## iir_variable_filter
module iir_variable_filter
#(
    parameter DATA_IN_WIDTH  = 16,
    parameter DATA_OUT_WIDTH = 32,
    parameter TAP_WIDTH      = 16,
    parameter FF_TAP_COUNT   = 4,
    parameter FB_TAP_COUNT   = 3,
    parameter NUM_LP_FILTERS = 20
)
(
    input  wire                               clk,
    input  wire                               reset_n,
    input  wire        [8:0]                  filter_index,
    input  wire signed [DATA_IN_WIDTH-1:0]    data_in,
    output wire signed [DATA_OUT_WIDTH-1:0]   data_out
);
For scale: about 59 I/O pins, about 75000 um2 of cells after synthesis.
export LEC_CHECK = 0
export CAP_MARGIN = 20
export CORE_MARGIN = 6
export CORE_UTILIZATION = 49
export CTS_CLUSTER_DIAMETER = 296
export CTS_CLUSTER_SIZE = 98
export GPL_ROUTABILITY_DRIVEN = 0
export GPL_TIMING_DRIVEN = 1
export HOLD_SLACK_MARGIN = 0.24
export MAX_ROUTING_LAYER = met5
export MIN_ROUTING_LAYER = met1
export PLACE_DENSITY = 0.46
export SLEW_MARGIN = 5
export TNS_END_PERCENT = 25
create_clock -name core_clock -period 16.8 [get_ports {clk}]
run.sh (not shown) runs the stock make flow with config.mk's settings and CLKGATE_MAP_FILE=.
The first run completed without violations.
Rerun with:
--- a/flow/config.mk
+++ b/flow/config.mk
@@ -8,12 +8,13 @@
 export CAP_MARGIN = 20
+export CORE_ASPECT_RATIO = 0.85
 export CORE_MARGIN = 6
-export CORE_UTILIZATION = 49
-export CTS_CLUSTER_DIAMETER = 296
-export CTS_CLUSTER_SIZE = 98
-export GPL_ROUTABILITY_DRIVEN = 0
+export CORE_UTILIZATION = 72
+export CTS_CLUSTER_DIAMETER = 36
+export CTS_CLUSTER_SIZE = 37
 export GPL_TIMING_DRIVEN = 1
 export HOLD_SLACK_MARGIN = 0.24
-export MAX_ROUTING_LAYER = met5
+export MAX_ROUTING_LAYER = met4
 export MIN_ROUTING_LAYER = met1
-export PLACE_DENSITY = 0.46
+export PLACE_DENSITY = 0.64
+export SETUP_SLACK_MARGIN = 2.12
 export SLEW_MARGIN = 5
==> flow/constraint.sdc (replaced) <==
create_clock -name core_clock -period 10.6 [get_ports {clk}]
set_input_delay 2.1200 -clock core_clock [delete_from_list [all_inputs] [get_ports {clk}]]
set_output_delay 2.1200 -clock core_clock [all_outputs]
set_load 0.01 [all_outputs]
This time the run produced a layout that fails on negative setup slack.
First-iteration DRC count increases by 85%.
Routed wire length goes up by 2.4%.
Synthesized area stays the same.
Critical path depth goes up by 3.
Die size decreases by 31%.
Final area came out higher by 6.7%.
Global-route usage is higher by 16 points.
Register-to-register slack is worse by 5.7 ns.

* * *

v25:
iir_variable_filter again, from the RTL that the note above started with.
clock: 8.18 ns
lec_check: 0
abc_area: 1
cap_margin: 20
core_margin: 2
core_utilization: 72
cts_cluster_diameter: 396
cts_cluster_size: 99
place_density: 0.42
slew_margin: 20
tns_end_percent: 5
v25: all stages done; final checks FAILED (negative setup slack).
Changes in v37 relative to v25:
- putting HOLD_SLACK_MARGIN at -0.05 where nothing was set
- putting SETUP_SLACK_MARGIN at 1.98 where nothing was set
- swapping 5 for 25 in TNS_END_PERCENT
- swapping 396 for 235 in CTS_CLUSTER_DIAMETER
- putting MAX_ROUTING_LAYER at met4 where nothing was set
- putting GPL_TIMING_DRIVEN at 1 where nothing was set
- putting MIN_ROUTING_LAYER at met1 where nothing was set
- swapping 20 for 15 in CAP_MARGIN
- swapping 20 for 5 in SLEW_MARGIN
- clearing PLACE_DENSITY, which used to be 0.42
- clearing CTS_CLUSTER_SIZE, which used to be 99
## What came out
Diff v37..v25 | chip area from the yosys synthesis statistics | unchanged. v37: complete, dirty (negative setup slack). Status v25: flow complete, layout not clean - negative setup slack. [v37] via count of the first global-routing pass rose 1,661 relative to v25. Against v25, v37 comes in 130 ps lower on transition time at the pin with the least slew margin. v37: portion of the clock cycle consumed by the worst path in the final layout 1.3 points above v25. Any difference in half-perimeter wire length of the detailed placement result between v37 and v25 is small enough to ignore. Diff v25..v37 | max-cap check violation count | unchanged. Sort v25 and v37 by initial antenna violation count, descending, and v25 comes first. Compared with v25, v37 supports a lower clock frequency.
> inputs changed (v37 -> v46)
- SETUP_SLACK_MARGIN now 2.39, was 1.98
- HOLD_SLACK_MARGIN no longer set, was -0.05
- MAX_ROUTING_LAYER no longer set, was met4
- PLACE_DENSITY now 0.42, previously not set
- MIN_ROUTING_LAYER no longer set, was met1
- CTS_CLUSTER_SIZE now 99, previously not set
- SLEW_MARGIN now 20, was 5
- CTS_CLUSTER_DIAMETER now 396, was 235
- GPL_TIMING_DRIVEN no longer set, was 1
- TNS_END_PERCENT now 5, was 25
- ABC_AREA now 0, was 1
- CAP_MARGIN now 20, was 15
Notes after the runs:
- Looking at floorplan die width, v46 sits 1.0 um above v37.
- v46: all stages done; final checks FAILED (negative setup slack).
- Changes observed in v46 relative to v37: maximum frequency now sits lower, post-detailed-route wirelength per cell now sits lower, final worst-path setup slack now sits lower.
- Changes observed in v46 relative to v37: worst hold slack increased 200 ps, post-route fraction of the period consumed by the critical path went up, sequential share of layout area held.
- A top routing layer in use of met4 is what v37 shows, while met5 belongs to v46.
- Run comparison: v37 launching element of the worst setup path filter_index[0]; v46 launching element of the worst setup path filter_index[1]

* * *

Starting RTL as in the previous note.
clock: 10.8 ns
lec_check: 0
cap_margin: 20
core_margin: 6
core_utilization: 71
cts_cluster_size: 37
gpl_timing_driven: 1
hold_slack_margin: 0.24
max_routing_layer: met4
min_routing_layer: met1
place_density_lb_addon: 0.0
setup_slack_margin: 2.12
slew_margin: 5
tns_end_percent: 25
The baseline finished with setup timing left.
==> next run, changes <==
CORE_UTILIZATION = 49   (was 71)
CTS_CLUSTER_DIAMETER = 168   (was not set)
CTS_CLUSTER_SIZE = 98   (was 37)
GPL_ROUTABILITY_DRIVEN = 0   (was not set)
PLACE_DENSITY_LB_ADDON = 0.3   (was 0.0)
SETUP_SLACK_MARGIN = not set   (was 2.12)
clock period = 16.8 ns   (was 10.8 ns; I/O delays follow)
Outcome: Now the flow completed with no timing, DRC or antenna violations. Via count drops by 9.8%. Wire length drops by 12%. Hold slack gets worse by 0.23 ns. Utilization drops by 28 points. Cell count climbs by 0.52%.
==> next run, changes <==
CORE_MARGIN = 2   (was 6)
CORE_UTILIZATION = 72   (was 49)
CTS_CLUSTER_DIAMETER = not set   (was 168)
CTS_CLUSTER_SIZE = not set   (was 98)
GPL_ROUTABILITY_DRIVEN = not set   (was 0)
HOLD_SLACK_MARGIN = not set   (was 0.24)
PLACE_DENSITY_LB_ADDON = 0.0   (was 0.3)
SETUP_SLACK_MARGIN = -0.66   (was not set)
SLEW_MARGIN = 30   (was 5)
clock period = 12.2 ns   (was 16.8 ns; I/O delays follow)
What happened: The new run reached the layout checks and failed them: setup timing; register-to-register slack loses 4.1 ns; wire length went up by about 11%; core utilization went up by 29 points; sequential share of layout area went down by 0.24 points; sequential cell count stays the same; worst hold slack gains 0.033 ns; design area went up by 7.0%.

* * *

Starting RTL as in the previous note.
clock: 9.66 ns
lec_check: 0
abc_area: 1
cap_margin: 5
core_aspect_ratio: 0.63
core_margin: 2
core_utilization: 72
cts_cluster_diameter: 227
hold_slack_margin: -0.09
setup_slack_margin: 2.48
slew_margin: 20
tns_end_percent: 40
The baseline ran to the end with violations: negative setup slack.
==> next run, changes <==
CORE_ASPECT_RATIO = 0.68   (was 0.63)
CTS_CLUSTER_DIAMETER = 238   (was 227)
PLACE_DENSITY = 0.62   (was default)
SETUP_SLACK_MARGIN = 2.04   (was 2.48)
TNS_END_PERCENT = 5   (was 40)
clock period = 8.3 ns   (was 9.66 ns; I/O delays follow)
The new run ran to the end with violations: negative setup slack.
Clock skew rose by 3.0 ps.
Sequential share of layout area barely changes.
Non-clock buffer count rose by 240.
==> next run, changes <==
ABC_AREA = default   (was 1)
CAP_MARGIN = 20   (was 5)
CORE_ASPECT_RATIO = default   (was 0.68)
CORE_UTILIZATION = 71   (was 72)
CTS_CLUSTER_DIAMETER = default   (was 238)
PLACE_DENSITY = default   (was 0.62)
SETUP_SLACK_MARGIN = default   (was 2.04)
TNS_END_PERCENT = default   (was 5)
clock period = 12.5 ns   (was 8.3 ns; I/O delays follow)
The changed run ran to the end with violations: negative setup slack.
Worst setup slack improved by 2900 ps.
Wire length goes down by 18%.
Utilization goes down by 3.7 points.
Final area goes down by 3.2%.
Count of clock-buffer cells in the layout is unchanged.

* * *

== build 34 ==
iir_variable_filter again, from the RTL that the note above started with.
Settings: LEC_CHECK=0, CAP_MARGIN=20, CELL_PAD_IN_SITES_DETAIL_PLACEMENT=1, CELL_PAD_IN_SITES_GLOBAL_PLACEMENT=1, CORE_ASPECT_RATIO=0.65, CORE_MARGIN=8, CORE_UTILIZATION=40, CTS_CLUSTER_DIAMETER=337, GPL_TIMING_DRIVEN=0, HOLD_SLACK_MARGIN=0.02, MAX_ROUTING_LAYER=met4, MIN_ROUTING_LAYER=met2, SETUP_SLACK_MARGIN=1.47, SLEW_MARGIN=20; clock period 10.6 ns.
Stage in which a tool error killed build 34: global routing.
Here is what was changed in the inputs of build 92 compared with build 34.
- MIN_ROUTING_LAYER no longer set, was met2
- CELL_PAD_IN_SITES_DETAIL_PLACEMENT no longer set, was 1
- CORE_ASPECT_RATIO no longer set, was 0.65
- GPL_TIMING_DRIVEN no longer set, was 0
- CORE_MARGIN now 2, was 8
- CORE_UTILIZATION now 72, was 40
- CELL_PAD_IN_SITES_GLOBAL_PLACEMENT no longer set, was 1
- MAX_ROUTING_LAYER no longer set, was met4
- SETUP_SLACK_MARGIN now -0.9, was 1.47
- CTS_CLUSTER_DIAMETER no longer set, was 337
- HOLD_SLACK_MARGIN no longer set, was 0.02
- the clock period (ns, I/O delays scaled along) now 9.66, was 10.6
## What came out
Build 92: complete, dirty (negative setup slack). From build 34 to build 92 the numbers moved as follows: post-placement setup slack +2.94 ns, effective utilization at floorplan +32 points. Build 92 vs. build 34: buffers inserted during post-CTS setup optimization shows a reduction of 90; die extent in y now smaller; placer's final routability congestion estimate -15%. Higher count of buffers inserted at the top-level ports among build 34 and build 92: build 92.
Edits applied to the flow inputs when going from build 92 to build 19:
- setting ABC_AREA to 1 for the first time
- setting CTS_CLUSTER_DIAMETER to 396 for the first time
- removing SETUP_SLACK_MARGIN (formerly -0.9)
- changing the clock period (ns, I/O delays scaled along) from 9.66 to 6.81
==> comparison <==
- The flow completed for build 19, but it is not clean: the layout still shows negative setup slack.
- Build 19 reports a higher aggregate global-route resource usage than build 92 does.
- Measured against each other, build 92 and build 19 differ in largest fanout of any net on the critical path, the higher figure coming from build 92.
- Number of stages on the worst setup path: build 19 > build 92
- Build 92 ended up with IIR.y_delay[0][18]$_DFF_PN0_ as its endpoint of the worst setup timing path; build 19 ended up with IIR.y_delay[0][16]$_DFF_PN0_.
- Taking build 92 as the reference, in build 19 worst-case reg-to-reg path depth climbed 1, number of placement rows dropped 1, number of global-route vias before repair climbed 6956.
- Effective utilization at floorplan was lower in the run labelled build 92.
- Total placed instance area (build 19 over build 92): increase, 0.0018 sq mm
- Build 19: adder-cell area share of the yosys netlist 0.40 points above build 92
The inputs of build 22 differ from those of build 19 as listed below.
- an added TNS_END_PERCENT of 10
- a deleted CTS_CLUSTER_DIAMETER that had been 396
- a change of CAP_MARGIN from 20 to 10
- a change of the clock period (ns, I/O delays scaled along) from 6.81 to 8.34
Notes after the runs:
[flow] build 22 | stages: complete | final checks: fail | reason: negative setup slack. Between build 19 and build 22, worst hold margin is higher for build 22, build 19 comes in under that. The cell with the biggest individual delay on the critical path comes out sky130_fd_sc_hd__fa_1 in one run and sky130_fd_sc_hd__fa_2 in the other, namely in build 19 and build 22 respectively. Delta(global-route total usage across every layer, build 22 - build 19) < 0. Diff build 19..build 22 | met3 track demand over resource | negligible. Compared with build 19, build 22 ends up with less cell area. Build 22 against build 19: routed wire length lost about 2.8%; worst-skew pair later-pin latency has decreased.
What build 86 does differently from build 22 at the input level:
- CORE_UTILIZATION changed from 72 to 51
- TNS_END_PERCENT removed (was 10)
- CAP_MARGIN changed from 10 to 20
- ABC_AREA removed (was 1)
- the clock period (ns, I/O delays scaled along) changed from 8.34 to 4.77
Results
- The final report for build 86 shows a completed flow and a layout that fails verification, specifically negative setup slack.
- In terms of sequential cell area share, build 22 and build 86 differ only marginally.
- Area added between synthesis and finish ended up 2.6 points higher on build 86 than on build 22.
- Build 86 against build 22: layout clock buffer count shrank by 1, area after synthesis picked up an extra 0.63%, summed standard-cell area reported by yosys went up 460 sq um.
- Summary — number of antenna violations at the first check in global routing, build 86 relative to build 22: lower, by 20.
- Combined global-route utilization of all metal layers ended up 22 points lower on build 86 than on build 22.
